==> design.v <==
`timescale 1ns / 1ps
module fbindct_8bit #(
  parameter IN_WIDTH = 8,                                  
  parameter INT_BITS = 6,                                  
  parameter FRAC_BITS = 6,                                 
  parameter INTER_WIDTH = IN_WIDTH + INT_BITS + FRAC_BITS, 
  parameter OUT_WIDTH = 20                                 
)(
  input                                        clk,
  input                                        rst,
  input signed [8*IN_WIDTH-1:0]                x_in,         
  input                                        ready_in,     
  input                                        load,         
  output                                       valid_out,    
  output signed [8*OUT_WIDTH-1:0]              y_out         
);
parameter [1:0] IDLE = 2'b00;
parameter [1:0] WAIT = 2'b01;
parameter [1:0] SEND = 2'b10;
reg [1:0] state;
parameter [1:0] STAGE1 = 2'b00;
parameter [1:0] STAGE2 = 2'b01;
parameter [1:0] STAGE3 = 2'b10;
parameter [1:0] STAGE4 = 2'b11;
reg [1:0] stage;
reg signed [IN_WIDTH-1:0] x_reg_0, x_reg_1, x_reg_2, x_reg_3, x_reg_4, x_reg_5, x_reg_6, x_reg_7;
reg done;
assign valid_out = done;
always @(posedge clk) begin : state_machine
  if (rst) begin
    state <= IDLE;
    stage <= STAGE1;
    done <= 1'b0;
    x_reg_0 <= 0;
    x_reg_1 <= 0;
    x_reg_2 <= 0;
    x_reg_3 <= 0;
    x_reg_4 <= 0;
    x_reg_5 <= 0;
    x_reg_6 <= 0;
    x_reg_7 <= 0;
  end else begin
    case (state)
      IDLE: begin
        if(load) begin
          x_reg_0 <= x_in[1*IN_WIDTH-1:0*IN_WIDTH];
          x_reg_1 <= x_in[2*IN_WIDTH-1:1*IN_WIDTH];
          x_reg_2 <= x_in[3*IN_WIDTH-1:2*IN_WIDTH];
          x_reg_3 <= x_in[4*IN_WIDTH-1:3*IN_WIDTH];
          x_reg_4 <= x_in[5*IN_WIDTH-1:4*IN_WIDTH];
          x_reg_5 <= x_in[6*IN_WIDTH-1:5*IN_WIDTH];
          x_reg_6 <= x_in[7*IN_WIDTH-1:6*IN_WIDTH];
          x_reg_7 <= x_in[8*IN_WIDTH-1:7*IN_WIDTH];
          state <= WAIT;
        end
      end
      WAIT: begin
        case (stage)
          STAGE1: begin 
            stage <= STAGE2;
            done <= 1'b0;
          end
          STAGE2: stage <= STAGE3;
          STAGE3: stage <= STAGE4;
          STAGE4: begin 
            state <= SEND;
            stage <= STAGE1;
            done <= 1'b1;
          end
          default : begin 
            stage <= STAGE1;
          end
        endcase
      end
      SEND: begin
        if(ready_in) begin
          state <= IDLE;
          done <= 1'b0;
        end
      end
      default: state <= IDLE;
    endcase
  end
end
reg signed [INTER_WIDTH-1:0] a_reg_0, a_reg_1, a_reg_2, a_reg_3, a_reg_4, a_reg_5, a_reg_6, a_reg_7;
wire signed [INTER_WIDTH-1:0] a_wire_0, a_wire_1, a_wire_2, a_wire_3, a_wire_4, a_wire_5, a_wire_6, a_wire_7;
assign a_wire_0 = (x_reg_0 + x_reg_7) << FRAC_BITS;
assign a_wire_1 = (x_reg_1 + x_reg_6) << FRAC_BITS;
assign a_wire_2 = (x_reg_2 + x_reg_5) << FRAC_BITS;
assign a_wire_3 = (x_reg_3 + x_reg_4) << FRAC_BITS;
assign a_wire_4 = (x_reg_3 - x_reg_4) << FRAC_BITS;
assign a_wire_5 = (x_reg_2 - x_reg_5) << FRAC_BITS;
assign a_wire_6 = (x_reg_1 - x_reg_6) << FRAC_BITS;
assign a_wire_7 = (x_reg_0 - x_reg_7) << FRAC_BITS;
always @(posedge clk) begin : stage1
  if(rst) begin
    a_reg_0 <= 0;
    a_reg_1 <= 0;
    a_reg_2 <= 0;
    a_reg_3 <= 0;
    a_reg_4 <= 0;
    a_reg_5 <= 0;
    a_reg_6 <= 0;
    a_reg_7 <= 0;
  end else if(stage == STAGE1) begin
    a_reg_0 <= a_wire_0;
    a_reg_1 <= a_wire_1;
    a_reg_2 <= a_wire_2;
    a_reg_3 <= a_wire_3;
    a_reg_4 <= a_wire_4;
    a_reg_5 <= a_wire_5;
    a_reg_6 <= a_wire_6;
    a_reg_7 <= a_wire_7;
  end
end
reg signed [INTER_WIDTH-1:0] b_reg_0, b_reg_1;
wire signed [INTER_WIDTH-1:0] b_wire_0, b_wire_1;
assign b_wire_0 = (a_reg_5>>>2) + (a_reg_5>>>3) + a_reg_6;             
assign b_wire_1 = (b_wire_0>>>1) + (b_wire_0>>>3) - a_reg_5;           
always @(posedge clk) begin : stage2
  if(rst) begin
    b_reg_0 <= 0;
    b_reg_1 <= 0;
  end else if(stage == STAGE2) begin
    b_reg_0 <= b_wire_0;
    b_reg_1 <= b_wire_1;
  end
end
reg signed [INTER_WIDTH-1:0] c_reg_0, c_reg_1, c_reg_2, c_reg_3, c_reg_4, c_reg_5, c_reg_6, c_reg_7;
wire signed [INTER_WIDTH-1:0] c_wire_0, c_wire_1, c_wire_2, c_wire_3, c_wire_4, c_wire_5, c_wire_6, c_wire_7;
assign c_wire_0 = a_reg_0 + a_reg_3;
assign c_wire_1 = a_reg_2 + a_reg_1;
assign c_wire_2 = a_reg_1 - a_reg_2;
assign c_wire_3 = a_reg_0 - a_reg_3;
assign c_wire_4 = a_reg_4 + b_reg_1;
assign c_wire_5 = a_reg_4 - b_reg_1;
assign c_wire_6 = a_reg_7 - b_reg_0;
assign c_wire_7 = b_reg_0 + a_reg_7;
always @(posedge clk) begin : stage3 
  if(rst) begin
    c_reg_0 <= 0;
    c_reg_1 <= 0;
    c_reg_2 <= 0;
    c_reg_3 <= 0;
    c_reg_4 <= 0;
    c_reg_5 <= 0;
    c_reg_6 <= 0;
    c_reg_7 <= 0;
  end else if(stage == STAGE3) begin
    c_reg_0 <= c_wire_0;
    c_reg_1 <= c_wire_1;
    c_reg_2 <= c_wire_2;
    c_reg_3 <= c_wire_3;
    c_reg_4 <= c_wire_4;
    c_reg_5 <= c_wire_5;
    c_reg_6 <= c_wire_6;
    c_reg_7 <= c_wire_7;
  end
end
reg signed [INTER_WIDTH-1:0] d_reg_0, d_reg_1, d_reg_2, d_reg_3, d_reg_4, d_reg_5, d_reg_6;
wire signed [INTER_WIDTH-1:0] d_wire_0, d_wire_1, d_wire_2, d_wire_3, d_wire_4, d_wire_5, d_wire_6;
assign d_wire_0 = c_reg_0 + c_reg_1;                                          
assign d_wire_1 = (d_wire_0>>>1) - c_reg_1;                                   
assign d_wire_2 = c_reg_2 - ((c_reg_3>>>2) + (c_reg_3>>>3));                 
assign d_wire_3 = c_reg_3 + (d_wire_2>>>2) + (d_wire_2>>>3);                 
assign d_wire_4 = c_reg_4 - (c_reg_7>>>3);                                    
assign d_wire_5 = c_reg_5 + (c_reg_6>>>1) + (c_reg_6>>>2) + (c_reg_6>>>3);  
assign d_wire_6 = c_reg_6 - (d_wire_5>>>1);                                   
always @(posedge clk) begin : stage4 
  if(rst) begin
    d_reg_0 <= 0;
    d_reg_1 <= 0;
    d_reg_2 <= 0;
    d_reg_3 <= 0;
    d_reg_4 <= 0;
    d_reg_5 <= 0;
    d_reg_6 <= 0;
  end else if(stage == STAGE4) begin
    d_reg_0 <= d_wire_0;
    d_reg_1 <= d_wire_1;
    d_reg_2 <= d_wire_2;
    d_reg_3 <= d_wire_3;
    d_reg_4 <= d_wire_4;
    d_reg_5 <= d_wire_5;
    d_reg_6 <= d_wire_6;
  end
end
reg [INTER_WIDTH-1:0] c_reg7_delay;
always @(posedge clk) begin : delay_c_reg
  if (rst) begin
    c_reg7_delay <= 1'b0;
  end else begin
    c_reg7_delay <= c_reg_7;
  end
end
assign y_out[1*OUT_WIDTH-1:0*OUT_WIDTH] = d_reg_0;
assign y_out[2*OUT_WIDTH-1:1*OUT_WIDTH] = c_reg7_delay;
assign y_out[3*OUT_WIDTH-1:2*OUT_WIDTH] = d_reg_3;
assign y_out[4*OUT_WIDTH-1:3*OUT_WIDTH] = d_reg_6;
assign y_out[5*OUT_WIDTH-1:4*OUT_WIDTH] = d_reg_1;
assign y_out[6*OUT_WIDTH-1:5*OUT_WIDTH] = d_reg_5;
assign y_out[7*OUT_WIDTH-1:6*OUT_WIDTH] = d_reg_2;
assign y_out[8*OUT_WIDTH-1:7*OUT_WIDTH] = d_reg_4;
endmodule
==> run.sh <==
#!/bin/bash
# the make line also repeats each setting of config.mk as NAME=value (left out here)
make -C /OpenROAD-flow-scripts/flow DESIGN_CONFIG=/design/flow/config.mk WORK_HOME=/design/flow/orfs CLKGATE_MAP_FILE= finish
==> config.mk <==
export PLATFORM = sky130hd
export DESIGN_NAME = fbindct_8bit
export DESIGN_NICKNAME = fbindct_8bit
export VERILOG_FILES = /design/flow/design.v
export SDC_FILE = /design/flow/constraint.sdc
export NUM_CORES = 4
export LEC_CHECK = 0
export ABC_AREA = 0
export CAP_MARGIN = 20
export CORE_ASPECT_RATIO = 0.7
export CORE_MARGIN = 2
export CORE_UTILIZATION = 40
export CTS_CLUSTER_SIZE = 92
export MIN_ROUTING_LAYER = met2
export SETUP_SLACK_MARGIN = 1.98
export SLEW_MARGIN = 10
==> constraint.sdc <==
create_clock -name core_clock -period 7.51 [get_ports {clk}]
set_input_delay 1.5020 -clock core_clock [delete_from_list [all_inputs] [get_ports {clk}]]
set_output_delay 1.5020 -clock core_clock [all_outputs]
set_load 0.01 [all_outputs]
==> Slide: Implementation Results, run 1 <==
Synthesis and Place & Route Summary

Run status
  – Status: complete, no violations

Place
  – Setup WS pre-CTS: 1.66 ns
  – Port Buf Inserts: 208
  – Hpwl dp: ~55 mm
  – GPL Wtd Cong: about 0.9

Die
  – DIE HEIGHT: between 200 and 250 µm
  – Die width: around 320 µm
  – Die area: between 70000 and 80000 µm²
  – Starting utilization of the core area: 40.2%
  – Core footprint: approximately 71000 µm²
  – IO Count: 229
  – Row count: between 80 and 90

Critical path
  – Crit path max-delay family: adder cells
  – Critical Path End: d_reg_6[19]
  – Worst Reg-to-Reg Cells: 20
  – Critical Path Source: c_reg_6[4]
  – CP Data Arrival Time: 5.98 ns
  – Worst setup SP type: register
  – Setup crit end kind: register
  – Worst path bufs/invs: 0
  – CP Cell Sequence: fa_1, fa_2, fa_2, a211oi_2, o21bai_2, a21oi_2, xor2_2, ha_1, a21o_1, a21oi_2, nor3b_4, a21oi_2, maj3_2, maj3_2, o21a_1, o211ai_2, o211ai_2, maj3_2, a2111o_1, o221ai_1
  – WP depth: 20
  – Worst-path maximum fanout: 4
  – Terminus of the critical flop-to-flop path: d_reg_6[19]
  – Setup CP Type: register to register
  – Worst R2R Setup Slack: just over 2 ns
  – Max incr delay on CP: 0.56 ns
  – Slowest CP cell: fa_1
  – Reg-to-Reg Start: c_reg_6[4]
  – CP Data Required Time: 8.04 ns

STA
  – Setup TNS: 0 ns
  – Worst-Margin Slew: ~1.1 ns
  – Final count of pins violating max slew: 0
  – RSZ-0062 raised after global routing: true
  – Worst setup margin: 2.06 ns
  – FMAX: 183 MHz
  – Clk_skew: between 0.03 and 0.04 ns
  – Min cycle time layout: around 5.5 ns
  – Setup-failing EPs final: 0
  – Hold_ws: about 0.47 ns
  – Final worst path period share: just over 70%
  – Slew Limit Headroom: about 25%
  – Fin. Hold Viols: 0

Synthesis
  – Sequential-to-total area share from yosys stat: a little under a third
  – Dominant cell area share: 30.4%
  – Synth Cell Area: roughly 29000 µm²
  – Asr flop ratio synth: 0%
  – Yosys reg bits: between 400 and 500
  – Post-synth area from yosys stat: 28600 µm²
  – Adder Share, Synth: 19.8%
  – Dominant synthesized flop cell: dfxtp_1
  – Top logic family: adder cells
  – Multiplexer share: between 4 and 5%
  – Flip-flops with a built-in enable: 0
  – Yosys warns: 1
  – Synth cell types: about 74
  – XOR/XNOR Area Share: 6.98%
  – Post-Synth Simple-Gate Area: between 10 and 15%
  – Leading area contributor after synthesis: dfxtp_1
  – # Cells Yosys: about 3400
  – Aoi share: 17.2%
  – Yosys top cell by instances: nor2_1
  – Top cells, area: dfxtp_1 (30%), ha_1 (13%), nor2_1 (6.6%), fa_1 (6.2%), xnor2_1 (5.1%)
  – Avg Cell Area, Syn: roughly 8.3 µm²
  – Synthesized instance count: approximately 3400
  – Synth cell count leaders: nor2_1 (506), dfxtp_1 (435), inv_1 (372)

Routing
  – Drt via density: 7.03
  – Antenna diodes: 0
  – Drt initial violations: 3647
  – DRC Markers: 0
  – Via count: around 32000
  – DR pass1 iterations: 23
  – WL final: 76.0 mm
  – Routed WL per cell: around 17 µm
  – Number of nets with antenna violations after routing: 0

GRT
  – Initial antenna violation count: 0
  – First-pass GRT wire length: roughly 120 mm
  – Total gr overflow: 0
  – Vias in the first global route: between 30000 and 40000
  – Tot GR Track Use: 30.5%
  – Largest net degree at the start of global routing: approximately 150

Min path
  – Hold Path Depth: 1
  – Worst hold start: c_reg_0[16]
  – Hold Crit Endpoint: c_reg_0[16]
  – Worst Hold Class: register to register

Clock network
  – # hold bufs at CTS: 0
  – CTS root buf: clkbuf_16
  – Max clock buf depth: 3
  – Sink Count: about 440
  – H-tree levels: 2
  – CTS Buf Count: ~46
  – Worst-path clk slew: approximately 0.060 ns
  – Clk ins delay skew pair: 0.63 ns
  – CTS tree: built

Power and ir drop
  – Sequential Power: approximately 2.7 mW
  – Gate power share: approximately half
  – Sequential group share of total power: between 20% and 30%
  – Clock power frac: 23.4%
  – Internal Power: ~6 mW
  – Sw power: between 4 and 5 mW
  – Maximum vdd drop: 0.264 mV
  – P_comb: around 5.5 mW
  – Power Density: 317 nW/µm²
  – Sw Ratio: a little over two fifths
  – Leakage power: 13.8 nW
  – Clock group: ~2.5 mW
  – Top pwr grp: combinational cells

Run
  – Tool warnings: ~110
  – Max Cap Viol: 0

Finish
  – Final Util: a little under half
  – NumNets Final: ~4000
  – Area grow syn2layout: 16.8%
metrics by stage:
step	std cells	cell area [µm²]	total power, mW
global route	4585	33400	11.4
floorplan	3465	28700	6.64
detailed placement	4481	31400	7.77
CTS	4570	33000	10.3
global placement	4481	31400	7.73
finish	4585	33400	10.6
layer usage:
layer,up-vias,track usage [%],share of wire (%)
met5,-,10.5,1.1
met4,20,3.92,5.1
met3,485,44.7,43
li1,11600,-,-
met1,11800,-,0
met2,8282,34.1,50
cell type report:
type | instances | area (µm²)
tap | 966 | 1210
multi-input combinational | 2485 | 18100
clock inverter | 17 | 269
inverter | 373 | 1400
fill | 7033 | 37800
timing repair buffer | 244 | 2370
sequential | 435 | 8740
clock buffer | 65 | 1290
what timing repair did:
item,in CTS,in global routing
resized,12,67
buffers inserted,7,15
gates cloned,0,0
setup endpoints to repair,4,17
pin swaps,2,27
==> inputs of run 2 (changes only) <==
Settings changed: ABC_AREA 0 to unset, CAP_MARGIN 20 to 0, CELL_PAD_IN_SITES_GLOBAL_PLACEMENT set to 3, CORE_ASPECT_RATIO 0.7 to unset, CORE_UTILIZATION 40 to 20, CTS_CLUSTER_DIAMETER set to 111, CTS_CLUSTER_SIZE 92 to 85, GPL_TIMING_DRIVEN set to 0, PLACE_DENSITY_LB_ADDON set to 0.3, SETUP_SLACK_MARGIN 1.98 to 2.11, SLEW_MARGIN 10 to 20.
Clock period 7.51 ns to 7.96 ns, I/O delays scaled along.
==> run 2 against run 1 <==
Still clean on timing, DRC and antenna. Final cell count up 23%. Worst setup slack better by 0.31 ns. Global-route usage down 5.6 points. Utilization down 22 points. Count of clock-buffer cells in the layout down 33. Largest cell class unchanged. First-iteration DRC count down 1.9%. Clock skew up 0.038 ns. Wire length up 62%.
==> Slide: Implementation Results, run 2 <==
Synthesis and Place & Route Summary

Synthesis
  – Synth Cell Area: between 20000 and 30000 µm²
  – Synthesized instance count: approximately 3400
  – Synth cell count leaders: nor2_1 (506), dfxtp_1 (435), inv_1 (372)
  – Post-Synth Simple-Gate Area: 13.9%
  – Asr flop ratio synth: 0%
  – Flip-flops with a built-in enable: 0
  – Multiplexer share: under 10%
  – Aoi share: between 15 and 20%
  – XOR/XNOR Area Share: under 10%
  – Yosys reg bits: around 440
  – Top logic family: adder cells
  – Top cells, area: dfxtp_1 (30%), ha_1 (13%), nor2_1 (6.6%), fa_1 (6.2%), xnor2_1 (5.1%)
  – Yosys warns: 1
  – Leading area contributor after synthesis: dfxtp_1
  – Dominant cell area share: 30.4%
  – Avg Cell Area, Syn: 8.31 µm²
  – Synth cell types: about 74
  – Dominant synthesized flop cell: dfxtp_1
  – # Cells Yosys: 3446
  – Sequential-to-total area share from yosys stat: between 30% and 40%
  – Post-synth area from yosys stat: ~29000 µm²
  – Yosys top cell by instances: nor2_1
  – Adder Share, Synth: roughly a fifth

Clock network
  – Max clock buf depth: 3
  – Clk ins delay skew pair: 0.73 ns
  – # hold bufs at CTS: 0
  – CTS tree: built
  – Sink Count: approximately 440
  – CTS Buf Count: 31
  – Worst-path clk slew: ~0.12 ns
  – H-tree levels: 1
  – CTS root buf: clkbuf_16

Critical path
  – CP Data Required Time: 8.62 ns
  – Critical Path Source: c_reg_6[3]
  – Critical Path End: d_reg_6[19]
  – Setup CP Type: register to register
  – Max incr delay on CP: 0.56 ns
  – Worst path bufs/invs: 0
  – CP Cell Sequence: fa_1, fa_2, fa_2, a211oi_2, o21bai_2, a21oi_2, xor2_2, ha_4, a21o_1, a21oi_2, nor3b_4, a21oi_2, maj3_2, maj3_2, o21a_1, o211ai_2, o211ai_2, maj3_2, a2111o_1, o221ai_1
  – Worst-path maximum fanout: 5
  – Slowest CP cell: fa_1
  – Worst Reg-to-Reg Cells: 20
  – Terminus of the critical flop-to-flop path: d_reg_6[19]
  – Reg-to-Reg Start: c_reg_6[3]
  – WP depth: 20
  – CP Data Arrival Time: roughly 6.3 ns
  – Crit path max-delay family: adder cells
  – Worst setup SP type: register
  – Worst R2R Setup Slack: between 2 and 2.5 ns
  – Setup crit end kind: register

Finish
  – Final Instance Area: 34800 µm²
  – Area grow syn2layout: 21.5%
  – Final std cells w/o fill: approximately 5600
  – Comb area: around 18000 µm²
  – Flop area: roughly 8700 µm²
  – NumNets Final: between 4000 and 5000
  – Final Util: between 20% and 30%
  – Filler cells: approximately 16000

Power and ir drop
  – Sw power: between 4 and 5 mW
  – Clock group: about 2.0 mW
  – Internal Power: approximately 5.3 mW
  – Power Total: between 10 and 15 mW
  – Top pwr grp: combinational cells
  – Sw Ratio: a little under half
  – Power Density: slightly below 300 nW/µm²
  – Sequential Power: 2.56 mW
  – Gate power share: ~55%
  – Clock power frac: about a fifth
  – Maximum vdd drop: approximately 0.21 mV
  – P_comb: around 5.5 mW
  – Sequential group share of total power: around 25%
  – Leakage power: 13.9 nW

Min path
  – Worst Hold Class: register to register
  – Hold Crit Endpoint: d_reg_3[17]
  – Hold Path Depth: 2
  – Worst hold start: d_reg_3[17]

GRT
  – First-pass GRT wire length: about 170 mm
  – Tot GR Track Use: between 20% and 30%
  – Initial antenna violation count: 1
  – Largest net degree at the start of global routing: 29
  – Vias in the first global route: 37600
  – Total gr overflow: 0

Routing
  – DR pass1 iterations: 6
  – Drt initial violations: ~3600
  – Routed WL per cell: approximately 22 µm
  – Via count: 33700
  – DRC Markers: 0
  – Number of nets with antenna violations after routing: 0
  – WL final: around 120 mm
  – Drt via density: ~6.0

STA
  – RSZ-0062 raised after global routing: false
  – Fin. Hold Viols: 0
  – Slew Limit Headroom: between 10 and 15%
  – FMAX: approximately 180 MHz
  – Final worst path period share: 70.2%
  – Setup TNS: 0 ns
  – Min cycle time layout: roughly 5.6 ns
  – Setup-failing EPs final: 0
  – Clk_skew: 0.0679 ns
  – Final count of pins violating max slew: 0
  – Worst-Margin Slew: 1.28 ns

Run status
  – Status: complete, no violations

Die
  – IO Count: roughly 230
  – DIE HEIGHT: between 300 and 400 µm
  – Row count: between 100 and 150
  – Core footprint: 142000 µm²
  – Die area: 146000 µm²
  – Starting utilization of the core area: roughly a fifth
  – Die width: 382 µm

Place
  – GPL Wtd Cong: slightly above 0.9
  – Post-place instance area: 33200 µm²
  – Hpwl dp: between 90 and 100 mm
  – Port Buf Inserts: 207
  – Post-placement cell count: about 5600

Run
  – Max Cap Viol: 0
  – Tool warnings: approximately 110
run 2: repair_timing:
item	in CTS	in global routing
pin swaps	2	14
setup endpoints to repair	9	13
setup buffers	3	11
endpoints found under the hold margin	0	0
gates resized	25	61
run 2: routing by layer:
metal | share of wire (%) | global-route usage (%) | wire (µm)
met3 | 42 | 34.5 | 52000
met2 | 52 | 29.5 | 63900
met1 | 0 | - | 0
met4 | 4.1 | 2.17 | 5000
met5 | 1.8 | 11.5 | 2220
run 2: layout make-up:
class	instances	share of cell area (%)
Sequential cell	435	25.2
Timing Repair Buffer	222	6.33
Tap cell	1890	6.80
Multi-Input combinational cell	2485	52.0
Inverter	373	4.04
Antenna cell	6	0.0432
Clock buffer	32	2.24
Clock inverter	25	1.14
Buffer	172	2.21
run 2: through the flow:
stage	setup slack, ns	hold WS [ns]
6_report	2.37	0.471
5_1_grt	2.11	0.507
4_1_cts	2.13	0.468
3_5_place_dp	1.36	0.448
3_3_place_gp	1.35	0.440
2_1_floorplan	2.43	0.431
==> inputs of run 3 (changes only) <==
Settings changed: ABC_AREA set to 0, CAP_MARGIN 0 to 35, CELL_PAD_IN_SITES_DETAIL_PLACEMENT set to 0, CELL_PAD_IN_SITES_GLOBAL_PLACEMENT 3 to unset, CORE_MARGIN 2 to 4, CORE_UTILIZATION 20 to 72, CTS_CLUSTER_DIAMETER 111 to 361, CTS_CLUSTER_SIZE 85 to 21, GPL_TIMING_DRIVEN 0 to unset, HOLD_SLACK_MARGIN set to -0.08, MAX_ROUTING_LAYER set to met5, MIN_ROUTING_LAYER met2 to unset, PLACE_DENSITY_LB_ADDON 0.3 to unset, SETUP_SLACK_MARGIN 2.11 to 0.66.
Clock period 7.96 ns to 6.46 ns, I/O delays scaled along.
==> run 3 against run 2 <==
Global-route usage up 7.9 points. Design area down 9.2%. Critical path type unchanged. Synthesized area unchanged. Combinational power rose by 13%. Non-clock buffer count fell by 171. Clock power is about 20% lower. Largest cell class unchanged. Largest power group unchanged. Die area down 71%. Clock skew down 0.049 ns.
==> Slide: Implementation Results, run 3 <==
Synthesis and Place & Route Summary

Finish
  – Final Util: 81.0%
  – NumNets Final: roughly 4000
  – Area grow syn2layout: 10.3%
  – Final std cells w/o fill: between 4000 and 5000

Synthesis
  – Yosys reg bits: 435
  – Synth cell count leaders: nor2_1 (506), dfxtp_1 (435), inv_1 (372)
  – Adder Share, Synth: 19.8%
  – Dominant cell area share: around 30%
  – Post-Synth Simple-Gate Area: between 10 and 15%
  – Aoi share: 17.2%
  – Yosys warns: 1
  – Top cells, area: dfxtp_1 (30%), ha_1 (13%), nor2_1 (6.6%), fa_1 (6.2%), xnor2_1 (5.1%)
  – Multiplexer share: between 4 and 5%
  – Synth Cell Area: ~29000 µm²
  – Avg Cell Area, Syn: approximately 8.3 µm²
  – XOR/XNOR Area Share: 6.98%
  – Asr flop ratio synth: 0%
  – Synthesized instance count: roughly 3400
  – Dominant synthesized flop cell: dfxtp_1
  – Leading area contributor after synthesis: dfxtp_1
  – Post-synth area from yosys stat: between 20000 and 30000 µm²
  – Sequential-to-total area share from yosys stat: a little under a third
  – # Cells Yosys: between 3000 and 4000
  – Top logic family: adder cells
  – Flip-flops with a built-in enable: 0
  – Yosys top cell by instances: nor2_1
  – Synth cell types: between 70 and 80

GRT
  – Total gr overflow: 0
  – Initial antenna violation count: 0
  – Vias in the first global route: ~23000
  – First-pass GRT wire length: 119 mm
  – Tot GR Track Use: between 30% and 40%
  – Largest net degree at the start of global routing: about 220

Routing
  – Via count: 24300
  – DRC Markers: 0
  – Routed WL per cell: roughly 19 µm
  – WL final: between 70 and 80 mm
  – Drt initial violations: approximately 2300
  – Antenna diodes: 0
  – DR pass1 iterations: 8
  – Drt via density: 5.98
  – Number of nets with antenna violations after routing: 0

Power and ir drop
  – Internal Power: 6.15 mW
  – Sw power: about 4.8 mW
  – Maximum vdd drop: about 0.55 mV
  – Power Total: around 11 mW
  – Sequential group share of total power: between 20% and 30%
  – Sequential Power: 3.08 mW
  – Clock power frac: between 10% and 20%
  – Power Density: 345 nW/µm²
  – Gate power share: between 50% and 60%
  – Top pwr grp: combinational cells
  – Leakage power: about 13 nW
  – P_comb: 6.23 mW
  – Clock group: roughly 1.6 mW
  – Sw Ratio: between 40% and 50%

STA
  – Slew Limit Headroom: between 15 and 20%
  – FMAX: approximately 180 MHz
  – Clk_skew: around 0.019 ns
  – Worst-Margin Slew: around 1.3 ns
  – Worst setup margin: 0.836 ns
  – Setup TNS: 0 ns
  – RSZ-0062 raised after global routing: true
  – Min cycle time layout: 5.62 ns
  – Setup-failing EPs final: 0
  – Final count of pins violating max slew: 0
  – Fin. Hold Viols: 0
  – Final worst path period share: between 80 and 90%

Critical path
  – Worst-path maximum fanout: 6
  – Max incr delay on CP: 0.56 ns
  – Setup crit end kind: register
  – Critical Path Source: c_reg_6[3]
  – Worst path bufs/invs: 0
  – CP Data Required Time: 6.96 ns
  – Slowest CP cell: fa_1
  – Worst setup SP type: register
  – Worst Reg-to-Reg Cells: 20
  – CP Cell Sequence: fa_1, fa_1, fa_1, a211oi_2, o21bai_2, a21oi_2, xor2_1, ha_1, a21o_1, a21oi_2, nor3b_4, a21oi_1, maj3_2, maj3_2, o21a_1, o211ai_2, o211ai_2, maj3_2, a2111o_1, o221ai_1
  – Setup CP Type: register to register
  – CP Data Arrival Time: about 6 ns
  – Worst R2R Setup Slack: between 0.8 and 0.9 ns
  – Terminus of the critical flop-to-flop path: d_reg_6[19]
  – WP depth: 20
  – Crit path max-delay family: adder cells
  – Reg-to-Reg Start: c_reg_6[3]
  – Critical Path End: d_reg_6[19]

Place
  – Post-placement cell count: ~4000
  – Hpwl dp: about 57 mm
  – Setup WS pre-CTS: around 0.53 ns
  – Port Buf Inserts: ~210
  – GPL Wtd Cong: roughly 0.92

Die
  – DIE HEIGHT: between 200 and 250 µm
  – Row count: between 70 and 80
  – Core footprint: approximately 40000 µm²
  – Die area: 43000 µm²
  – IO Count: 229
  – Starting utilization of the core area: between 70% and 80%
  – Die width: 207 µm

Run status
  – Status: complete, no violations

Clock network
  – Worst-path clk slew: about 0.090 ns
  – CTS Buf Count: 24
  – Max clock buf depth: 3
  – # hold bufs at CTS: 0
  – Clk ins delay skew pair: approximately 0.58 ns
  – CTS tree: built
  – Sink Count: 435
  – H-tree levels: 1
  – CTS root buf: clkbuf_16

Run
  – Tool warnings: between 100 and 150
  – Max Cap Viol: 0

Min path
  – Hold Crit Endpoint: c_reg7_delay[16]
  – Worst Hold Class: register to register
  – Hold Path Depth: 2
  – Worst hold start: c_reg_7[16]
## run 3: metrics by stage
stage	hold slack (ns)	instance area (µm²)
after floorplan	0.431	28700
after global placement	0.452	30800
after detailed placement	0.450	30800
after CTS	0.469	31500
after global routing	0.497	31600
final	0.460	31600
## run 3: area by class of cell
cell class              instances  area (µm²)
clock buffers                  27         633
repair buffers                223        2250
flip-flops and latches        435        8730
multi-input cells            2485       17900
clock inverters                 1        8.76
fillers                      2430        7420
inverters                     373        1400
well taps                     518         648
## run 3: timing repair
action                     CTS  global route
setup endpoints to repair    1             7
cloned                       0             0
setup buffers                0             2
pin swaps                    0             2
gates resized                3            21
## run 3: routing by layer
metal | wire length [µm] | share of wire (%) | GRT usage, % | up-vias
met3 | 5390 | 7.2 | 3.75 | 151
met2 | 35100 | 47 | 56.0 | 1019
met4 | 2310 | 3.1 | 7.68 | 0
met5 | 0 | 0 | 0 | -
met1 | 32400 | 43 | 45.2 | 11500
li1 | - | - | - | 11600
==> inputs of run 4 (changes only) <==
Settings changed: CAP_MARGIN 35 to 30, CORE_UTILIZATION 72 to 65, CTS_CLUSTER_DIAMETER 361 to unset, CTS_CLUSTER_SIZE 21 to 78, HOLD_SLACK_MARGIN -0.08 to 0.02, SETUP_SLACK_MARGIN 0.66 to 0.73.
Clock period 6.46 ns to 3.67 ns, I/O delays scaled along.
==> run 4 against run 3 <==
Now fails the layout checks on setup timing. Sequential cell count unchanged. Via count grew 27%. Sequential power up 77%. Power rose to 3.2 times the previous value. First-iteration DRC count is 94% higher. Critical path type unchanged. Largest power group unchanged.
==> Slide: Implementation Results, run 4 <==
Synthesis and Place & Route Summary

Place
  – Port Buf Inserts: between 200 and 250
  – Hpwl dp: just over 60 mm
  – GPL Wtd Cong: around 0.93

GRT
  – Vias in the first global route: between 20000 and 30000
  – First-pass GRT wire length: around 140 mm
  – Initial antenna violation count: 8
  – Tot GR Track Use: between 30% and 40%
  – Largest net degree at the start of global routing: about 150
  – Total gr overflow: 0

Synthesis
  – Adder Share, Synth: 19.8%
  – Top cells, area: dfxtp_1 (30%), ha_1 (13%), nor2_1 (6.6%), fa_1 (6.2%), xnor2_1 (5.1%)
  – Post-Synth Simple-Gate Area: 13.9%
  – Sequential-to-total area share from yosys stat: between 30% and 40%
  – Synth Cell Area: around 29000 µm²
  – Synth cell count leaders: nor2_1 (506), dfxtp_1 (435), inv_1 (372)
  – Avg Cell Area, Syn: 8.31 µm²
  – Top logic family: adder cells
  – Yosys reg bits: approximately 440
  – Aoi share: between 10% and 20%
  – Yosys warns: 1
  – Synth cell types: around 74
  – Leading area contributor after synthesis: dfxtp_1
  – Dominant cell area share: between 30% and 40%
  – Dominant synthesized flop cell: dfxtp_1
  – Yosys top cell by instances: nor2_1
  – XOR/XNOR Area Share: under 10%
  – Asr flop ratio synth: 0%
  – Synthesized instance count: 3446
  – # Cells Yosys: approximately 3400
  – Flip-flops with a built-in enable: 0
  – Post-synth area from yosys stat: 28600 µm²
  – Multiplexer share: under 10%

Routing
  – DR pass1 iterations: 12
  – Drt via density: 6.55
  – DRC Markers: 0
  – WL final: approximately 120 mm
  – Drt initial violations: between 4000 and 5000
  – Number of nets with antenna violations after routing: 0
  – Via count: 30800
  – Routed WL per cell: 25.4 µm

Finish
  – Final Util: about 92%
  – NumNets Final: between 4000 and 5000
  – Area grow syn2layout: 39.6%

STA
  – Fin. Hold Viols: 0
  – Worst setup margin: -2.37 ns
  – Min cycle time layout: around 6 ns
  – Hold_ws: between 0.4 and 0.5 ns
  – Setup-failing EPs final: between 60 and 70
  – RSZ-0062 raised after global routing: true
  – Slew Limit Headroom: between 20% and 30%
  – Clk_skew: 0.0471 ns
  – Final count of pins violating max slew: 0
  – FMAX: 166 MHz
  – Worst-Margin Slew: 1.10 ns
  – Final worst path period share: 165%

Critical path
  – Setup crit end kind: register
  – Max incr delay on CP: just under 0.7 ns
  – Terminus of the critical flop-to-flop path: d_reg_3[14]
  – Crit path max-delay family: AND-OR/OR-AND gates
  – Worst setup SP type: register
  – Worst-path maximum fanout: 4
  – Worst R2R Setup Slack: -2.37 ns
  – Critical Path Source: c_reg_3[8]
  – Worst Reg-to-Reg Cells: 25
  – Reg-to-Reg Start: c_reg_3[8]
  – CP Data Arrival Time: around 6.5 ns
  – Worst path bufs/invs: 6
  – Critical Path End: d_reg_3[14]
  – CP dominant cell by count: buf_4
  – CP Data Required Time: slightly above 4 ns
  – WP depth: 25
  – Setup CP Type: register to register
  – Slowest CP cell: nor2_1

Clock network
  – CTS Buf Count: 46
  – Max clock buf depth: 3
  – # hold bufs at CTS: 0
  – Clk ins delay skew pair: approximately 0.65 ns
  – CTS root buf: clkbuf_16
  – H-tree levels: 2
  – Worst-path clk slew: roughly 0.080 ns
  – CTS tree: built
  – Sink Count: about 440

Die
  – Die area: around 47000 µm²
  – Starting utilization of the core area: roughly 66%
  – Core footprint: between 40000 and 50000 µm²
  – IO Count: around 230
  – Row count: roughly 76
  – DIE HEIGHT: 218 µm
  – Die width: around 220 µm

Run status
  – SO Faults: setup timing
  – Status: finished with violations

Power and ir drop
  – Sequential Power: roughly 5.5 mW
  – Internal Power: slightly below 20 mW
  – Gate power share: 69.8%
  – Top pwr grp: combinational cells
  – Maximum vdd drop: 1.02 mV
  – Sw power: roughly 15 mW
  – Sw Ratio: around 43%
  – P_comb: around 24 mW
  – Clock group: 4.94 mW
  – Clock power frac: 14.4%
  – Leakage power: roughly 17 nW
  – Power Density: 861 nW/µm²
  – Sequential group share of total power: between 15 and 20%

Min path
  – Hold Path Depth: 2
  – Worst Hold Class: register to register
  – Worst hold start: c_reg_7[17]
  – Hold Crit Endpoint: c_reg7_delay[17]

Run
  – Max Cap Viol: 0
  – Tool warnings: ~120
[run 4: area by class of cell]
cell class | instances | area (µm²)
Timing Repair Buffer | 736 | 6560
Sequential cell | 435 | 8780
Fill cell | 1501 | 3320
Inverter | 373 | 1430
Antenna cell | 5 | 12.5
Tap cell | 585 | 732
Multi-Input combinational cell | 2485 | 20900
Clock inverter | 20 | 209
Clock buffer | 61 | 1300
[run 4: stage by stage]
| stage | TNS [ns] | total power, mW | cells | instance area (µm²) | worst slack (ns) |
|---|---|---|---|---|---|
| floorplan | -18.45 | 14.9 | 3465 | 29400 | -1.42 |
| global placement | -26.01 | 19.2 | 4451 | 34300 | -1.47 |
| detailed placement | -31.35 | 19.9 | 4451 | 34300 | -1.65 |
| CTS | -30.71 | 27.6 | 4611 | 37400 | -1.58 |
| global route | -69.39 | 35.3 | 4695 | 39900 | -2.31 |
| finish | -64.41 | 34.4 | 4700 | 39900 | -2.37 |
[run 4: what timing repair did]
| action | CTS | global route |
|---|---|---|
| pin swaps | 159 | 241 |
| endpoints found under the setup margin | 116 | 130 |
| setup buffers | 79 | 83 |
| gates resized | 244 | 391 |
[run 4: layer usage]
metal | track usage [%] | vias to the layer above | wire (µm)
met1 | 45.4 | 14400 | 40800
met3 | 5.56 | 1034 | 13800
li1 | - | 12700 | -
met2 | 63.9 | 2675 | 52700
met4 | 19.2 | 8 | 12100
met5 | 0 | - | 55
==> inputs of run 5 (changes only) <==
Settings changed: ABC_AREA 0 to unset, CAP_MARGIN 30 to 20, CELL_PAD_IN_SITES_DETAIL_PLACEMENT 0 to unset, CORE_MARGIN 4 to 2, CORE_UTILIZATION 65 to 72, CTS_CLUSTER_SIZE 78 to 42, HOLD_SLACK_MARGIN 0.02 to unset, MAX_ROUTING_LAYER met5 to unset, PLACE_DENSITY set to 0.94, SETUP_SLACK_MARGIN 0.73 to unset.
Clock period 3.67 ns to 4.8 ns, I/O delays scaled along.
==> run 5 against run 4 <==
Hold slack worse by 0.024 ns. Highest routed layer unchanged. The layout still fails its checks (setup timing). Design area down 11%. Fmax up 2.9%. Largest power group unchanged. Critical path depth up 1.
==> Slide: Implementation Results, run 5 <==
Synthesis and Place & Route Summary

STA
  – Min cycle time layout: between 5 and 6 ns
  – RSZ-0062 raised after global routing: true
  – Setup-failing EPs final: 30
  – Worst setup margin: -1.07 ns
  – Setup TNS: -15.24 ns
  – Final worst path period share: 122%
  – Clk_skew: 0.0451 ns
  – Worst-Margin Slew: 1.12 ns
  – Final count of pins violating max slew: 0
  – Slew Limit Headroom: about 25%
  – Fin. Hold Viols: 0
  – FMAX: about 170 MHz

Critical path
  – Worst R2R Setup Slack: -1.07 ns
  – Worst Reg-to-Reg Cells: 26
  – WP depth: 26
  – CP Data Arrival Time: about 6.4 ns
  – Critical Path Source: c_reg_3[8]
  – Slowest CP cell: fa_1
  – Worst-path maximum fanout: 4
  – Setup CP Type: register to register
  – Terminus of the critical flop-to-flop path: d_reg_3[18]
  – Critical Path End: d_reg_3[18]
  – Worst setup SP type: register
  – Reg-to-Reg Start: c_reg_3[8]
  – Setup crit end kind: register
  – Worst path bufs/invs: 4
  – Crit path max-delay family: AND-OR/OR-AND gates
  – CP Data Required Time: 5.29 ns
  – Max incr delay on CP: between 0.7 and 0.8 ns

Min path
  – Worst hold start: c_reg_7[8]
  – Hold Path Depth: 2
  – Hold Crit Endpoint: c_reg7_delay[8]
  – Worst Hold Class: register to register

Place
  – GPL Wtd Cong: 0.939
  – Hpwl dp: 59.8 mm
  – Post-place instance area: ~32000 µm²
  – Port Buf Inserts: 208

Synthesis
  – # Cells Yosys: 3446
  – Adder Share, Synth: about a fifth
  – Yosys warns: 1
  – Synth cell count leaders: nor2_1 (506), dfxtp_1 (435), inv_1 (372)
  – Top cells, area: dfxtp_1 (30%), ha_1 (13%), nor2_1 (6.6%), fa_1 (6.2%), xnor2_1 (5.1%)
  – Dominant synthesized flop cell: dfxtp_1
  – Synthesized instance count: between 3000 and 4000
  – Avg Cell Area, Syn: slightly above 8 µm²
  – Asr flop ratio synth: 0%
  – Top logic family: adder cells
  – Post-Synth Simple-Gate Area: approximately 14%
  – Synth Cell Area: 28600 µm²
  – Flip-flops with a built-in enable: 0
  – Leading area contributor after synthesis: dfxtp_1
  – Yosys top cell by instances: nor2_1
  – Sequential-to-total area share from yosys stat: 30.4%
  – Dominant cell area share: a little under a third
  – Yosys reg bits: about 440
  – Aoi share: between 15 and 20%
  – Post-synth area from yosys stat: ~29000 µm²
  – Synth cell types: roughly 74
  – XOR/XNOR Area Share: roughly 7.0%
  – Multiplexer share: under 10%

Power and ir drop
  – Power Density: roughly 660 nW/µm²
  – Sw power: between 10 and 15 mW
  – Gate power share: 65.4%
  – P_comb: about 15 mW
  – Internal Power: ~13 mW
  – Leakage power: approximately 15 nW
  – Clock group: a little under 4 mW
  – Maximum vdd drop: between 0.6 and 0.7 mV
  – Clock power frac: 16.9%
  – Sequential group share of total power: 17.7%
  – Sequential Power: 4.17 mW
  – Top pwr grp: combinational cells
  – Sw Ratio: a little under half

Die
  – Starting utilization of the core area: ~73%
  – Die width: 203 µm
  – DIE HEIGHT: about 200 µm
  – IO Count: roughly 230
  – Die area: 41400 µm²
  – Row count: around 73
  – Core footprint: about 40000 µm²

Finish
  – Final Instance Area: around 35000 µm²
  – NumNets Final: 4263
  – Area grow syn2layout: 23.6%
  – Filler cells: roughly 1700
  – Final Util: about nine tenths
  – Comb area: 18900 µm²
  – Flop area: 8730 µm²

Run status
  – Status: finished with violations
  – SO Faults: setup timing

Routing
  – Number of nets with antenna violations after routing: 0
  – Drt via density: around 6.7
  – Drt initial violations: roughly 4500
  – Routed WL per cell: roughly 26 µm
  – Via count: between 20000 and 30000
  – WL final: roughly 110 mm
  – DR pass1 iterations: 14
  – DRC Markers: 0

Clock network
  – # hold bufs at CTS: 0
  – CTS root buf: clkbuf_16
  – CTS Buf Count: between 40 and 50
  – Worst-path clk slew: around 0.070 ns
  – Max clock buf depth: 3
  – Sink Count: 435
  – CTS tree: built
  – H-tree levels: 2
  – Clk ins delay skew pair: approximately 0.65 ns

GRT
  – Total gr overflow: 0
  – First-pass GRT wire length: 144 mm
  – Largest net degree at the start of global routing: just under 100
  – Tot GR Track Use: between 40% and 50%
  – Vias in the first global route: ~27000
  – Initial antenna violation count: 5

Run
  – Max Cap Viol: 0
  – Tool warnings: about 110
[run 5: metrics by stage]
stage                     cells  hold slack, ns  total power, mW  setup slack [ns]
after global placement     4227           0.445             13.2            -0.414
after detailed placement   4227           0.458             13.7            -0.524
after global routing       4362           0.481             23.9             -1.04
after CTS                  4334           0.461             18.6            -0.414
after floorplan            3465           0.431             10.4            -0.292
final                      4364           0.450             23.5             -1.07
[run 5: layout make-up]
type                    instances  share of cell area, %
well taps                     525                   1.86
clock inverters                20                  0.725
diodes                          3                 0.0212
flip-flops and latches        435                   24.7
inverters                     373                   3.97
repair buffers                457                   11.3
multi-input cells            2485                   53.5
clock buffers                  66                   3.91
[run 5: per-layer routing]
| metal | vias to the layer above | wire (µm) | global-route usage (%) |
|---|---|---|---|
| met3 | 1043 | 14900 | 7.46 |
| met5 | - | 392 | 0 |
| li1 | 12200 | - | - |
| met2 | 2754 | 48100 | 73.6 |
| met1 | 13500 | 36500 | 51.3 |
| met4 | 14 | 11500 | 28.4 |
[run 5: repair_timing]
action | 4_1_cts | 5_1_grt
pin swaps | 67 | 131
gates resized | 87 | 148
setup endpoints to repair | 20 | 26
setup buffers | 22 | 31
==> inputs of run 6 (changes only) <==
Settings changed: CORE_UTILIZATION 72 to 70, CTS_CLUSTER_SIZE 42 to 37, PLACE_DENSITY 0.94 to unset, SETUP_SLACK_MARGIN set to 0.69.
Clock period 4.8 ns to 5.07 ns, I/O delays scaled along.
==> run 6 against run 5 <==
The layout still fails its checks (setup timing). Count of clock-buffer cells in the layout grew 1. Critical endpoint unchanged. Combinational power shrank 16%. Largest power group unchanged. Non-clock buffer count shrank 103. Largest cell class unchanged.
==> Slide: Implementation Results, run 6 <==
Synthesis and Place & Route Summary

Run status
  – Status: finished with violations
  – SO Faults: setup timing

Clock network
  – Worst-path clk slew: roughly 0.06 ns
  – Max clock buf depth: 3
  – CTS root buf: clkbuf_16
  – CTS tree: built
  – H-tree levels: 2
  – CTS Buf Count: 46
  – Sink Count: approximately 440
  – Clk ins delay skew pair: 0.61 ns

Synthesis
  – Synth cell count leaders: nor2_1 (506), dfxtp_1 (435), inv_1 (372)
  – Leading area contributor after synthesis: dfxtp_1
  – Yosys reg bits: 435
  – Yosys top cell by instances: nor2_1
  – # Cells Yosys: between 3000 and 4000
  – Post-synth area from yosys stat: 28600 µm²
  – Multiplexer share: 4.20%
  – Aoi share: 17.2%
  – Sequential-to-total area share from yosys stat: a little under a third
  – Post-Synth Simple-Gate Area: between 10% and 20%
  – Flip-flops with a built-in enable: 0
  – Dominant synthesized flop cell: dfxtp_1
  – Adder Share, Synth: 19.8%
  – XOR/XNOR Area Share: approximately 7%
  – Yosys warns: 1
  – Dominant cell area share: between 30% and 40%
  – Top logic family: adder cells
  – Synthesized instance count: approximately 3400
  – Synth cell types: approximately 74
  – Asr flop ratio synth: 0%
  – Synth Cell Area: ~29000 µm²
  – Avg Cell Area, Syn: ~8.3 µm²
  – Top cells, area: dfxtp_1 (30%), ha_1 (13%), nor2_1 (6.6%), fa_1 (6.2%), xnor2_1 (5.1%)

Critical path
  – Terminus of the critical flop-to-flop path: d_reg_3[18]
  – CP Data Required Time: 5.51 ns
  – WP depth: 25
  – Slowest CP cell: fa_1
  – Critical Path Source: c_reg_3[9]
  – CP Data Arrival Time: about 6.1 ns
  – Worst setup SP type: register
  – Reg-to-Reg Start: c_reg_3[9]
  – Max incr delay on CP: between 0.5 and 0.6 ns
  – CP dominant cell by count: a21oi_2
  – Worst-path maximum fanout: 5
  – Crit path max-delay family: AND-OR/OR-AND gates
  – Setup CP Type: register to register
  – Worst path bufs/invs: 5
  – Setup crit end kind: register
  – Critical Path End: d_reg_3[18]
  – Worst R2R Setup Slack: -0.58 ns
  – Worst Reg-to-Reg Cells: 25

Power and ir drop
  – Internal Power: 11.4 mW
  – Leakage power: approximately 15 nW
  – Sequential Power: about 4 mW
  – Clock power frac: 17.0%
  – Gate power share: between 60 and 70%
  – Clock group: 3.46 mW
  – Power Density: about 590 nW/µm²
  – Sw power: about 9 mW
  – Sw Ratio: 44.2%
  – Maximum vdd drop: just under 0.8 mV
  – Top pwr grp: combinational cells
  – Sequential group share of total power: between 10% and 20%
  – P_comb: approximately 13 mW

Place
  – Port Buf Inserts: 208
  – Post-place instance area: around 32000 µm²
  – Setup WS pre-CTS: -0.255 ns
  – GPL Wtd Cong: approximately 0.9
  – Hpwl dp: ~58 mm
  – Post-placement cell count: ~4000

Routing
  – Max Used Layer: met5
  – WL met1: about 35 mm
  – WL met3: between 7 and 8 mm
  – DRC Markers: 0
  – Routed WL per cell: between 20 and 25 µm
  – WL final: 91.5 mm
  – Drt via density: between 6 and 7
  – Antenna diodes: 0
  – Number of nets with antenna violations after routing: 0
  – DR pass1 iterations: 6
  – Drt initial violations: between 3000 and 4000
  – Met2 wire length: around 42 mm
  – Via count: around 26000

STA
  – Fin. Hold Viols: 0
  – Final count of pins violating max slew: 0
  – Setup-failing EPs final: 11
  – Worst setup margin: -0.582 ns
  – Clk_skew: 0.0241 ns
  – Final worst path period share: 111%
  – RSZ-0062 raised after global routing: true
  – Worst-Margin Slew: 1.10 ns
  – Slew Limit Headroom: around a quarter
  – Hold_ws: 0.467 ns
  – Min cycle time layout: approximately 5.7 ns
  – FMAX: roughly 180 MHz

Die
  – IO Count: 229
  – Starting utilization of the core area: a little over two thirds
  – Core footprint: 40600 µm²
  – Die area: about 43000 µm²
  – Row count: about 74
  – DIE HEIGHT: between 200 and 250 µm
  – Die width: between 200 and 250 µm

Min path
  – Worst hold start: c_reg_7[17]
  – Hold Crit Endpoint: c_reg7_delay[17]
  – Hold Path Depth: 2
  – Worst Hold Class: register to register

GRT
  – Vias in the first global route: ~25000
  – First-pass GRT wire length: roughly 130 mm
  – Largest net degree at the start of global routing: about 170
  – Tot GR Track Use: a little under two fifths
  – Initial antenna violation count: 2
  – Total gr overflow: 0

Run
  – Max Cap Viol: 0
  – Tool warnings: 120

Finish
  – Final Util: 85.5%
  – Area grow syn2layout: 21.1%
  – NumNets Final: about 4200
  – Final Instance Area: roughly 35000 µm²
  – Final std cells w/o fill: 4260
[run 6: metrics by stage]
step | TNS [ns] | power, mW
after floorplan | -0.0223 | 10.3
after global placement | -0.156 | 11.8
after detailed placement | -0.469 | 12.2
after CTS | -0.121 | 16.8
after global routing | -6.67 | 21.0
final | -2.98 | 20.3
[run 6: cell type report]
cell class,count,area [µm²]
Inverter,373,1420
Multi-Input combinational cell,2485,19100
Clock inverter,14,119
Sequential cell,435,8750
Timing Repair Buffer,354,3240
Fill cell,2157,5880
Tap cell,532,666
Clock buffer,67,1390
[run 6: timing repair]
item | CTS | global route
gates resized | 107 | 114
setup endpoints to repair | 27 | 33
pin swaps | 94 | 108
hold buffers | 0 | 0
buffers inserted | 38 | 38
endpoints found under the hold margin | 0 | 0
[run 6: routing by layer]
layer,up-vias,GRT usage [%]
met2,1523,64.4
met3,480,5.35
li1,12000,-
met1,12400,47.5
met4,6,20.1
met5,-,0
==> inputs of run 7 (changes only) <==
Settings changed: ABC_AREA set to 0, CORE_ASPECT_RATIO set to 0.53, CTS_CLUSTER_DIAMETER set to 212, CTS_CLUSTER_SIZE 37 to 34, HOLD_SLACK_MARGIN set to -0.09, SETUP_SLACK_MARGIN 0.69 to 1.21.
Clock period 5.07 ns to 4.19 ns, I/O delays scaled along.
==> run 7 against run 6 <==
The flow now stops in 5_1_grt. Die area grew 0.19%. Synthesized cell count is the same. Synthesized area is the same.
==> Slide: Implementation Results, run 7 <==
Physical Implementation Snapshot

Run status
  – Exit stage: 5_1_grt
  – Status: did not finish

Place
  – Post-placement cell count: roughly 4400
  – Post-place instance area: 33700 µm²
  – GPL Wtd Cong: 0.975
  – Hpwl dp: ~63 mm
  – Port Buf Inserts: ~210

Synthesis
  – Synthesized instance count: around 3400
  – Synth cell count leaders: nor2_1 (506), dfxtp_1 (435), inv_1 (372)
  – Yosys top cell by instances: nor2_1
  – Top logic family: adder cells
  – # Cells Yosys: approximately 3400
  – Sequential-to-total area share from yosys stat: approximately 30%
  – Asr flop ratio synth: 0%
  – Synth cell types: 74
  – Top cells, area: dfxtp_1 (30%), ha_1 (13%), nor2_1 (6.6%), fa_1 (6.2%), xnor2_1 (5.1%)
  – Dominant cell area share: 30.4%
  – Aoi share: 17.2%
  – XOR/XNOR Area Share: ~7.0%
  – Dominant synthesized flop cell: dfxtp_1
  – Leading area contributor after synthesis: dfxtp_1
  – Synth Cell Area: about 29000 µm²
  – Post-Synth Simple-Gate Area: around 14%
  – Flip-flops with a built-in enable: 0
  – Post-synth area from yosys stat: 28600 µm²
  – Multiplexer share: around 4.2%
  – Yosys warns: 1
  – Yosys reg bits: approximately 440
  – Avg Cell Area, Syn: roughly 8.3 µm²
  – Adder Share, Synth: around 20%

Die
  – Die width: between 200 and 300 µm
  – IO Count: between 200 and 250
  – Row count: 53
  – Core footprint: between 30000 and 40000 µm²
  – Starting utilization of the core area: 71.6%
  – Die area: between 40000 and 50000 µm²
  – DIE HEIGHT: 151 µm

Clock network
  – CTS Buf Count: 16
  – Max clock buf depth: 3
  – CTS root buf: clkbuf_16
  – Sink Count: between 400 and 500
  – H-tree levels: 1
[run 7: repair_timing]
item                       CTS
setup endpoints to repair  115
pin swaps                  178
hold buffers                 0
setup buffers               74
resized                    240
[run 7: through the flow]
step           TNS (ns)  setup slack [ns]  power, mW
2_1_floorplan     -5.44            -0.897       13.0
3_3_place_gp     -10.42             -1.01       16.7
3_5_place_dp     -15.05             -1.18       17.4
4_1_cts          -15.54             -1.14       22.1
==> inputs of run 8 (changes only) <==
Settings changed: ABC_AREA 0 to unset, CORE_ASPECT_RATIO 0.53 to unset, CORE_UTILIZATION 70 to 57, CTS_CLUSTER_DIAMETER 212 to unset, CTS_CLUSTER_SIZE 34 to unset, HOLD_SLACK_MARGIN -0.09 to unset, SETUP_SLACK_MARGIN 1.21 to unset.
Clock period 4.19 ns to 5.16 ns, I/O delays scaled along.
==> run 8 against run 7 <==
Now fails the layout checks on setup timing. Die area increased by 22%. Synthesized area unchanged. Synthesized cell count unchanged.
==> Slide: Implementation Results, run 8 <==
Synthesis and Place & Route Summary

Power and ir drop
  – Top pwr grp: combinational cells
  – Leakage power: approximately 14 nW
  – Sw power: about 6.3 mW
  – Clock group: 3.77 mW
  – P_comb: 8.20 mW
  – Internal Power: about 9.5 mW
  – Sequential group share of total power: between 20% and 30%
  – Power Density: around 470 nW/µm²
  – Maximum vdd drop: ~0.48 mV
  – Sequential Power: between 3 and 4 mW
  – Clock power frac: between 20% and 30%
  – Gate power share: between 50% and 60%
  – Power Total: 15.8 mW
  – Sw Ratio: 39.7%

Routing
  – Drt via density: 5.39
  – Drt initial violations: 1364
  – Number of nets with antenna violations after routing: 0
  – Via count: around 24000
  – Antenna diodes: 0
  – Routed WL per cell: 17.1 µm
  – DRC Markers: 0
  – DR pass1 iterations: 5
  – WL final: approximately 75 mm

Min path
  – Hold Crit Endpoint: c_reg_3[15]
  – Hold Path Depth: 2
  – Worst Hold Class: register to register
  – Worst hold start: c_reg_3[15]

Synthesis
  – Dominant cell area share: 30.4%
  – Synth Cell Area: 28600 µm²
  – Yosys reg bits: 435
  – Synthesized instance count: 3446
  – Post-synth area from yosys stat: 28600 µm²
  – Adder Share, Synth: about a fifth
  – Asr flop ratio synth: 0%
  – Leading area contributor after synthesis: dfxtp_1
  – Yosys warns: 1
  – Dominant synthesized flop cell: dfxtp_1
  – Multiplexer share: 4.20%
  – # Cells Yosys: 3446
  – Yosys top cell by instances: nor2_1
  – Avg Cell Area, Syn: 8.31 µm²
  – XOR/XNOR Area Share: about 7.0%
  – Top cells, area: dfxtp_1 (30%), ha_1 (13%), nor2_1 (6.6%), fa_1 (6.2%), xnor2_1 (5.1%)
  – Aoi share: between 10% and 20%
  – Flip-flops with a built-in enable: 0
  – Synth cell types: 74
  – Top logic family: adder cells
  – Sequential-to-total area share from yosys stat: a little under a third
  – Synth cell count leaders: nor2_1 (506), dfxtp_1 (435), inv_1 (372)
  – Post-Synth Simple-Gate Area: between 10% and 20%

Critical path
  – Reg-to-Reg Start: c_reg_6[3]
  – Setup CP Type: register to register
  – Max incr delay on CP: around 0.56 ns
  – CP Cell Sequence: fa_1, fa_2, fa_2, a211oi_4, o21bai_2, a21oi_2, xor2_2, ha_1, a21o_1, a21oi_2, nor3b_4, a21oi_2, maj3_2, maj3_2, o21a_1, o211ai_2, o211ai_2, maj3_2, a2111o_1, o221ai_2
  – Crit path max-delay family: adder cells
  – WP depth: 20
  – Worst R2R Setup Slack: -0.11 ns
  – CP Data Required Time: roughly 5.7 ns
  – Worst Reg-to-Reg Cells: 20
  – Terminus of the critical flop-to-flop path: d_reg_6[19]
  – Critical Path End: d_reg_6[19]
  – CP Data Arrival Time: between 5 and 6 ns
  – Worst setup SP type: register
  – Critical Path Source: c_reg_6[3]
  – Worst path bufs/invs: 0
  – Worst-path maximum fanout: 3
  – Slowest CP cell: fa_1
  – Setup crit end kind: register

GRT
  – Tot GR Track Use: 27.8%
  – Grt peak-use layer: met2
  – Largest net degree at the start of global routing: 132
  – First-pass GRT wire length: 118 mm
  – Vias in the first global route: roughly 23000
  – GR Util met3: around 3.6%
  – Total gr overflow: 0
  – Met1 Usage GRT: between 30% and 40%
  – Initial antenna violation count: 0
  – M2 GR Usage: between 40 and 50%

Clock network
  – CTS Buf Count: between 40 and 50
  – Sink Count: roughly 440
  – CTS root buf: clkbuf_16
  – Max clock buf depth: 3
  – Worst-path clk slew: around 0.070 ns
  – H-tree levels: 2
  – Clk ins delay skew pair: between 0.5 and 0.6 ns
  – CTS tree: built

Place
  – Post-place instance area: 31600 µm²
  – Post-placement cell count: 4260
  – Hpwl dp: roughly 58 mm
  – GPL Wtd Cong: slightly above 0.9
  – Port Buf Inserts: 208

STA
  – Fin. Hold Viols: 0
  – Setup-failing EPs final: 2
  – Slew Limit Headroom: about 29%
  – Worst setup margin: -0.107 ns
  – Final count of pins violating max slew: 0
  – RSZ-0062 raised after global routing: true
  – Min cycle time layout: 5.27 ns
  – Clk_skew: 0.0143 ns
  – Final worst path period share: 102%
  – FMAX: 190 MHz
  – Worst-Margin Slew: 1.06 ns

Run
  – Max Cap Viol: 0
  – Tool warnings: 117

Finish
  – Area grow syn2layout: 18.1%
  – Filler cells: 4257
  – Final std cells w/o fill: ~4400
  – NumNets Final: around 4100
  – Final Instance Area: 33800 µm²
  – Final Util: 67.8%

Die
  – Die area: approximately 52000 µm²
  – DIE HEIGHT: about 230 µm
  – Row count: just over 80
  – Starting utilization of the core area: 57.4%
  – IO Count: between 200 and 250
  – Die width: ~230 µm
  – Core footprint: roughly 50000 µm²

Run status
  – SO Faults: setup timing
  – Status: finished with violations
run 8: metrics by stage:
step | TNS (ns) | hold slack, ns | setup WS [ns]
after floorplan | 0 | 0.431 | 0.00121
after global placement | -0.118 | 0.449 | -0.118
after detailed placement | -0.729 | 0.457 | -0.297
after CTS | -0.0835 | 0.467 | -0.0835
after global routing | -0.916 | 0.476 | -0.315
final | -0.119 | 0.467 | -0.107
run 8: final cells by class:
cell class / count / area [µm²] / share of cell area, %
multi-input combinational: 2485 / 18200 / 53.8
timing repair buffer: 313 / 2900 / 8.58
inverter: 373 / 1400 / 4.14
sequential: 435 / 8730 / 25.8
tap: 672 / 841 / 2.49
clock inverter: 25 / 333 / 0.985
clock buffer: 64 / 1420 / 4.21
run 8: layer usage:
metal / share of wire (%) / routed length, µm
met1: 48 / 35500
met5: 0 / 0
met4: 3.0 / 2220
met2: 45 / 33500
met3: 4.5 / 3370
run 8: what timing repair did:
action                                  CTS  global route
pin swaps                                25            36
resized                                  17            52
hold buffers                              0             0
setup buffers                             9            10
endpoints found under the setup margin    8            17
==> inputs of run 9 (changes only) <==
Settings changed: ABC_AREA set to 0, CAP_MARGIN 20 to 30, CELL_PAD_IN_SITES_DETAIL_PLACEMENT set to 0, CORE_MARGIN 2 to 4, CORE_UTILIZATION 57 to 68, CTS_CLUSTER_SIZE set to 78, HOLD_SLACK_MARGIN set to 0.02, MAX_ROUTING_LAYER set to met5, SETUP_SLACK_MARGIN set to 0.66.
Clock period 5.16 ns to 6.46 ns, I/O delays scaled along.
==> run 9 against run 8 <==
Clock power is 29% lower. The run now finishes clean. Count of clock-buffer cells in the layout is 11 higher. Critical path depth unchanged. Synthesized cell count unchanged. Via count grew 1.4%. Sequential share of layout area is 1.0 points higher. Critical endpoint unchanged. Clock skew shrank 0.00097 ns. Combinational power is 26% lower.
==> Slide: Implementation Results, run 9 <==
Synthesis and Place & Route Summary

Critical path
  – Worst Reg-to-Reg Cells: 20
  – Worst-path maximum fanout: 6
  – Worst setup SP type: register
  – CP Data Arrival Time: between 6 and 7 ns
  – Critical Path Source: c_reg_6[3]
  – Critical Path End: d_reg_6[19]
  – CP dominant cell by count: maj3_2
  – Worst R2R Setup Slack: about 0.86 ns
  – Setup CP Type: register to register
  – CP Cell Sequence: fa_1, fa_1, fa_2, a211oi_2, o21bai_2, a21oi_2, xor2_1, ha_1, a21o_1, a21oi_2, nor3b_4, a21oi_1, maj3_2, maj3_2, o21a_1, o211ai_2, o211ai_2, maj3_2, a2111o_1, o221ai_1
  – Setup crit end kind: register
  – Crit path max-delay family: adder cells
  – Slowest CP cell: fa_1
  – Reg-to-Reg Start: c_reg_6[3]
  – Worst path bufs/invs: 0
  – Max incr delay on CP: roughly 0.56 ns
  – Terminus of the critical flop-to-flop path: d_reg_6[19]
  – CP Data Required Time: 6.96 ns
  – WP depth: 20

Synthesis
  – Asr flop ratio synth: 0%
  – Yosys reg bits: roughly 440
  – Multiplexer share: under 10%
  – Yosys top cell by instances: nor2_1
  – Adder Share, Synth: slightly below 20%
  – Leading area contributor after synthesis: dfxtp_1
  – XOR/XNOR Area Share: between 6 and 7%
  – Top logic family: adder cells
  – Synth Cell Area: about 29000 µm²
  – Flip-flops with a built-in enable: 0
  – Dominant cell area share: 30.4%
  – Yosys warns: 1
  – Aoi share: about 17%
  – Sequential-to-total area share from yosys stat: between 30% and 40%
  – Top cells, area: dfxtp_1 (30%), ha_1 (13%), nor2_1 (6.6%), fa_1 (6.2%), xnor2_1 (5.1%)
  – Synth cell types: 74
  – Dominant synthesized flop cell: dfxtp_1
  – Post-Synth Simple-Gate Area: between 10% and 20%
  – Post-synth area from yosys stat: approximately 29000 µm²
  – Avg Cell Area, Syn: between 8 and 9 µm²
  – # Cells Yosys: 3446
  – Synth cell count leaders: nor2_1 (506), dfxtp_1 (435), inv_1 (372)
  – Synthesized instance count: roughly 3400

Routing
  – Number of nets with antenna violations after routing: 0
  – Drt via density: about 5.8
  – Antenna diodes: 0
  – DRC Markers: 0
  – WL final: about 73 mm
  – Routed WL per cell: 17.6 µm
  – Drt initial violations: around 1700
  – DR pass1 iterations: 5
  – Via count: around 24000

Power and ir drop
  – Maximum vdd drop: approximately 0.46 mV
  – Sequential Power: 3.09 mW
  – Power Density: between 300 and 400 nW/µm²
  – Sw power: slightly below 5 mW
  – P_comb: 6.03 mW
  – Gate power share: about half
  – Internal Power: between 6 and 7 mW
  – Power Total: 11.8 mW
  – Top pwr grp: combinational cells
  – Clock group: ~2.7 mW
  – Sequential group share of total power: approximately a quarter
  – Leakage power: ~14 nW
  – Clock power frac: between 20% and 30%
  – Sw Ratio: 40.7%

GRT
  – Vias in the first global route: about 23000
  – Initial antenna violation count: 0
  – Largest net degree at the start of global routing: ~190
  – First-pass GRT wire length: about 120 mm
  – Total gr overflow: 0
  – Tot GR Track Use: between 30% and 40%

STA
  – Setup TNS: 0 ns
  – FMAX: 178 MHz
  – RSZ-0062 raised after global routing: true
  – Final count of pins violating max slew: 0
  – Min cycle time layout: ~5.6 ns
  – Clk_skew: between 0.01 and 0.015 ns
  – Final worst path period share: 86.7%
  – Slew Limit Headroom: around 40%
  – Setup-failing EPs final: 0
  – Fin. Hold Viols: 0
  – Worst-Margin Slew: about 0.92 ns

Die
  – Core footprint: 41200 µm²
  – Die width: approximately 210 µm
  – DIE HEIGHT: around 210 µm
  – Row count: around 74
  – Starting utilization of the core area: a little over two thirds
  – Die area: about 45000 µm²
  – IO Count: roughly 230

Run status
  – Status: complete, no violations

Finish
  – Final Util: roughly four fifths
  – Filler cells: between 2000 and 3000
  – Final std cells w/o fill: 4140
  – Area grow syn2layout: 13.6%
  – NumNets Final: slightly above 4000

Run
  – Max Cap Viol: 0
  – Tool warnings: approximately 120

Place
  – Post-placement cell count: 4044
  – Port Buf Inserts: ~210
  – GPL Wtd Cong: around 0.95
  – Hpwl dp: roughly 56 mm

Clock network
  – CTS Buf Count: roughly 48
  – Worst-path clk slew: about 0.06 ns
  – CTS tree: built
  – # hold bufs at CTS: 0
  – Max clock buf depth: 3
  – Clk ins delay skew pair: ~0.58 ns
  – CTS root buf: clkbuf_16
  – H-tree levels: 2
  – Sink Count: between 400 and 500

Min path
  – Worst hold start: c_reg_7[17]
  – Hold Crit Endpoint: c_reg7_delay[17]
  – Hold Path Depth: 2
  – Worst Hold Class: register to register
==> run 9: what timing repair did <==
action / CTS / global route
resized: 4 / 15
buffers inserted: 1 / 8
pin swaps: 1 / 6
endpoints found under the setup margin: 3 / 7
==> run 9: per-layer routing <==
metal	global-route usage, %	vias up	routed length, µm
met5	0	-	0
met4	9.82	0	2210
met3	5.01	136	5100
met2	50.9	712	33100
met1	43.3	11300	32400
li1	-	11700	-
==> run 9: area by class of cell <==
cell class	count	area (µm²)	share of cell area, %
clock buffer	75	1480	4.56
clock inverter	11	63.8	0.196
inverter	373	1400	4.31
multi-input combinational	2485	17900	55.0
sequential	435	8730	26.8
tap	532	666	2.05
timing repair buffer	229	2280	7.02
==> run 9: metrics by stage <==
step	worst slack, ns	hold WS, ns	instance area, µm²
floorplan	0.927	0.431	28700
global placement	0.607	0.448	30800
detailed placement	0.376	0.459	30800
CTS	0.667	0.467	32400
global route	0.558	0.489	32500
finish	0.857	0.466	32500
No activity file was given, so power comes from the tool's default toggle rates.
